## v7
## Mips_Processor
module Mips_Processor (
    input             clk,
    input             rst,
    output     [15:0] mem_addr,
    output            mem_wr,
    output     [15:0] mem_wdata,
    input      [15:0] mem_rdata,
    output reg        wb_we,
    output reg [3:0]  wb_rd,
    output reg [15:0] wb_data
);
Settings: LEC_CHECK=0, ABC_AREA=1, CAP_MARGIN=20, CORE_ASPECT_RATIO=1.04, CORE_MARGIN=2, CORE_UTILIZATION=72, CTS_CLUSTER_DIAMETER=232, CTS_CLUSTER_SIZE=32, GPL_ROUTABILITY_DRIVEN=1, GPL_TIMING_DRIVEN=1, MAX_ROUTING_LAYER=met4, PLACE_DENSITY=0.65, SETUP_SLACK_MARGIN=1.95, SLEW_MARGIN=25, TNS_END_PERCENT=100; clock period 6.59 ns.
run.sh (not shown) runs the stock make flow with config.mk's settings and CLKGATE_MAP_FILE=.
For v7, the flow was terminated by a tool error in 5_1_grt and produced no final design.
#### Input delta (v34 over v7)
Settings: CORE_UTILIZATION now 40, was 72; SLEW_MARGIN now 20, was 25; TNS_END_PERCENT no longer set, was 100; ABC_AREA no longer set, was 1; CORE_ASPECT_RATIO no longer set, was 1.04; GPL_TIMING_DRIVEN no longer set, was 1; CTS_CLUSTER_SIZE no longer set, was 32; GPL_ROUTABILITY_DRIVEN no longer set, was 1; CTS_CLUSTER_DIAMETER no longer set, was 232; PLACE_DENSITY now 0.6, was 0.65; MAX_ROUTING_LAYER no longer set, was met4; SETUP_SLACK_MARGIN no longer set, was 1.95; the clock period (ns, I/O delays scaled along) now 10.4, was 6.59.
Findings:
- Of v7 and v34, just one finished clean: v34.
- Summary of v34 over v7: HPWL after detailed placement went down 9.6%, total instance count after detailed placement went down 606, post-synthesis instance area went down about 0.6%, chip area line of the yosys report went down 0.58%, xor-xnor portion of the synthesized cell area went up 0.89 points.
- Comparing v7 and v34, the higher row count was measured on v34.
--- input diff v34..v6 ---
Settings: a change of CORE_UTILIZATION from 40 to 64; an added MAX_ROUTING_LAYER of met4; a change of the clock period (ns, I/O delays scaled along) from 10.4 to 7.53.
==> results <==
The final report for v6 shows a completed flow and a layout that fails verification, specifically negative setup slack. v6 ended up with or4b_4 as its master of the slowest instance on the critical path; v34 ended up with a31o_1. From v34 to v6 the numbers moved as follows: post-layout instance area up 3400 sq um; total overflow reported by the global router flat; via count up 12%.

---

== try-indigo ==
Starting RTL as in the previous note.
clock: 11.0 ns
lec_check: 0
cap_margin: 20
core_margin: 3
core_utilization: 40
gpl_routability_driven: 0
gpl_timing_driven: 0
slew_margin: 20
In summary, try-indigo completed successfully, with a layout that passed the timing, design-rule and antenna checks.
diff inputs: try-indigo => try-quartz
# try-indigo
export LEC_CHECK = 0
export CAP_MARGIN = 20
export CORE_MARGIN = 3
export CORE_UTILIZATION = 40
export GPL_ROUTABILITY_DRIVEN = 0
export GPL_TIMING_DRIVEN = 0
export SLEW_MARGIN = 20
create_clock -name core_clock -period 11.0 [get_ports {clk}]
# try-quartz
export LEC_CHECK = 0
export ABC_AREA = 1
export CAP_MARGIN = 20
export CORE_MARGIN = 2
export CORE_UTILIZATION = 64
export MAX_ROUTING_LAYER = met4
export PLACE_DENSITY = 0.6
export SLEW_MARGIN = 20
export TNS_END_PERCENT = 5
create_clock -name core_clock -period 6.81 [get_ports {clk}]
Worst hold slack across all endpoints: try-quartz worse than try-indigo. The flow for try-quartz finished, though final verification flagged negative setup slack. Synthesis-to-finish area growth up 6.3 points in try-quartz wrt try-indigo. NOTE layout clock buffer count try-indigo->try-quartz decreased by a little under 10%. Cmp try-quartz vs try-indigo: final-report setup violation count higher in try-quartz. wb_rd[0] as the startpoint of the most critical setup path was reported by try-quartz, and exmem_op[1] by try-indigo. Going from try-indigo to try-quartz, worst setup slack has decreased. Data arrival time at the worst-slack endpoint, try-quartz and try-indigo: larger value in try-indigo. A critical path capture point of hi[15] is what try-indigo shows, while hi[8] belongs to try-quartz. try-quartz: number of logic gates 590 above try-indigo.
diff inputs: try-quartz => try-lagoon
# try-quartz
export LEC_CHECK = 0
export ABC_AREA = 1
export CAP_MARGIN = 20
export CORE_MARGIN = 2
export CORE_UTILIZATION = 64
export MAX_ROUTING_LAYER = met4
export PLACE_DENSITY = 0.6
export SLEW_MARGIN = 20
export TNS_END_PERCENT = 5
create_clock -name core_clock -period 6.81 [get_ports {clk}]
# try-lagoon
export LEC_CHECK = 0
export ABC_AREA = 1
export CAP_MARGIN = 5
export CORE_MARGIN = 2
export CORE_UTILIZATION = 69
export CTS_CLUSTER_SIZE = 97
export PLACE_DENSITY = 0.38
export SLEW_MARGIN = 20
export TNS_END_PERCENT = 10
create_clock -name core_clock -period 8.53 [get_ports {clk}]
==> comparison <==
Maximum clock frequency was higher in try-quartz than in try-lagoon. Clock period minus worst slack delta for try-lagoon relative to try-quartz: 0.89 ns higher. Looking at area of all placed cells without fillers across try-quartz and try-lagoon, the one that comes out lower is try-lagoon. Worst setup path endpoint: hi[13] -> try-lagoon, hi[8] -> try-quartz. Diff try-lagoon..try-quartz | global-route usage | negligible. try-lagoon | stages: all done | timing, DRC, antenna: all pass. Total clock buffers created by CTS: try-lagoon lower than try-quartz.
Input changes introduced in try-sierra (baseline for comparison: try-lagoon):
# try-lagoon
export LEC_CHECK = 0
export ABC_AREA = 1
export CAP_MARGIN = 5
export CORE_MARGIN = 2
export CORE_UTILIZATION = 69
export CTS_CLUSTER_SIZE = 97
export PLACE_DENSITY = 0.38
export SLEW_MARGIN = 20
export TNS_END_PERCENT = 10
create_clock -name core_clock -period 8.53 [get_ports {clk}]
# try-sierra
export LEC_CHECK = 0
export CAP_MARGIN = 20
export CORE_MARGIN = 2
export CORE_UTILIZATION = 40
export PLACE_DENSITY = 0.6
export SETUP_SLACK_MARGIN = 0.24
export SLEW_MARGIN = 20
create_clock -name core_clock -period 10.4 [get_ports {clk}]
Delta (try-sierra minus try-lagoon): overall routed net length shrank by 1200 um, Yosys chip area shows a reduction of 0.58%. Initial core utilization ended up 29 points lower on try-sierra than on try-lagoon. Compared with try-lagoon, try-sierra ends up with a larger final cell area. Summary of try-sierra over try-lagoon: post-synthesis share of cell area spent on and-or and or-and gates decreased 0.76 points, count of cells along the worst hold path increased 2, vias after detailed routing decreased 5250, combined area of all synthesized cells decreased 0.58%.
Input changes introduced in try-zinc (baseline for comparison: try-sierra):
# try-sierra
export LEC_CHECK = 0
export CAP_MARGIN = 20
export CORE_MARGIN = 2
export CORE_UTILIZATION = 40
export PLACE_DENSITY = 0.6
export SETUP_SLACK_MARGIN = 0.24
export SLEW_MARGIN = 20
create_clock -name core_clock -period 10.4 [get_ports {clk}]
# try-zinc
export LEC_CHECK = 0
export CAP_MARGIN = 20
export CORE_ASPECT_RATIO = 1.04
export CORE_MARGIN = 2
export CORE_UTILIZATION = 70
export CTS_CLUSTER_DIAMETER = 342
export CTS_CLUSTER_SIZE = 24
export GPL_ROUTABILITY_DRIVEN = 1
export GPL_TIMING_DRIVEN = 1
export PLACE_DENSITY = 0.65
export SETUP_SLACK_MARGIN = 0.05
export SLEW_MARGIN = 25
export TNS_END_PERCENT = 100
create_clock -name core_clock -period 6.23 [get_ports {clk}]
[summary]
Compared to try-sierra, try-zinc has number of standard-cell rows in the floorplan 25 lower. Measured against try-zinc, the final weighted congestion in routability-driven placement of try-sierra comes out at 0.913 times the reference value. Compared with try-sierra, in try-zinc layout clock buffer count now smaller; arrival time of data at the critical path endpoint moved down. Between try-sierra and try-zinc, the wire length of the first global-routing pass is higher for try-zinc. try-sierra finished end to end and its layout was clean on timing, DRC and antenna. Finished, but not clean: try-zinc, with negative setup slack. Against try-sierra, try-zinc reports a initial DRC count that is higher. try-zinc vs. try-sierra: post-detailed-routing wire length has increased; final sum of negative setup slack went down by 38.57 ns; worst hold path cell count now sits at about the same level.
Input-level comparison between try-yarrow and try-zinc:
# try-zinc
export LEC_CHECK = 0
export CAP_MARGIN = 20
export CORE_ASPECT_RATIO = 1.04
export CORE_MARGIN = 2
export CORE_UTILIZATION = 70
export CTS_CLUSTER_DIAMETER = 342
export CTS_CLUSTER_SIZE = 24
export GPL_ROUTABILITY_DRIVEN = 1
export GPL_TIMING_DRIVEN = 1
export PLACE_DENSITY = 0.65
export SETUP_SLACK_MARGIN = 0.05
export SLEW_MARGIN = 25
export TNS_END_PERCENT = 100
create_clock -name core_clock -period 6.23 [get_ports {clk}]
# try-yarrow
export LEC_CHECK = 0
export CAP_MARGIN = 20
export CORE_MARGIN = 2
export CORE_UTILIZATION = 72
export CTS_CLUSTER_SIZE = 50
export MAX_ROUTING_LAYER = met4
export PLACE_DENSITY = 0.65
export SLEW_MARGIN = 20
create_clock -name core_clock -period 7.53 [get_ports {clk}]
[summary]
Number of distinct library cell variants in the gate-level netlist after synthesis essentially unchanged between try-zinc and try-yarrow.
On clock tree buffer depth, try-yarrow and try-zinc are basically level.
Per the comparison of try-yarrow with try-zinc, chip area -about 2.7%, die extent in y went down, number of gates given a new drive strength after cts went down.
Tool error ODB-0269 stopped try-yarrow during global routing; no final results.
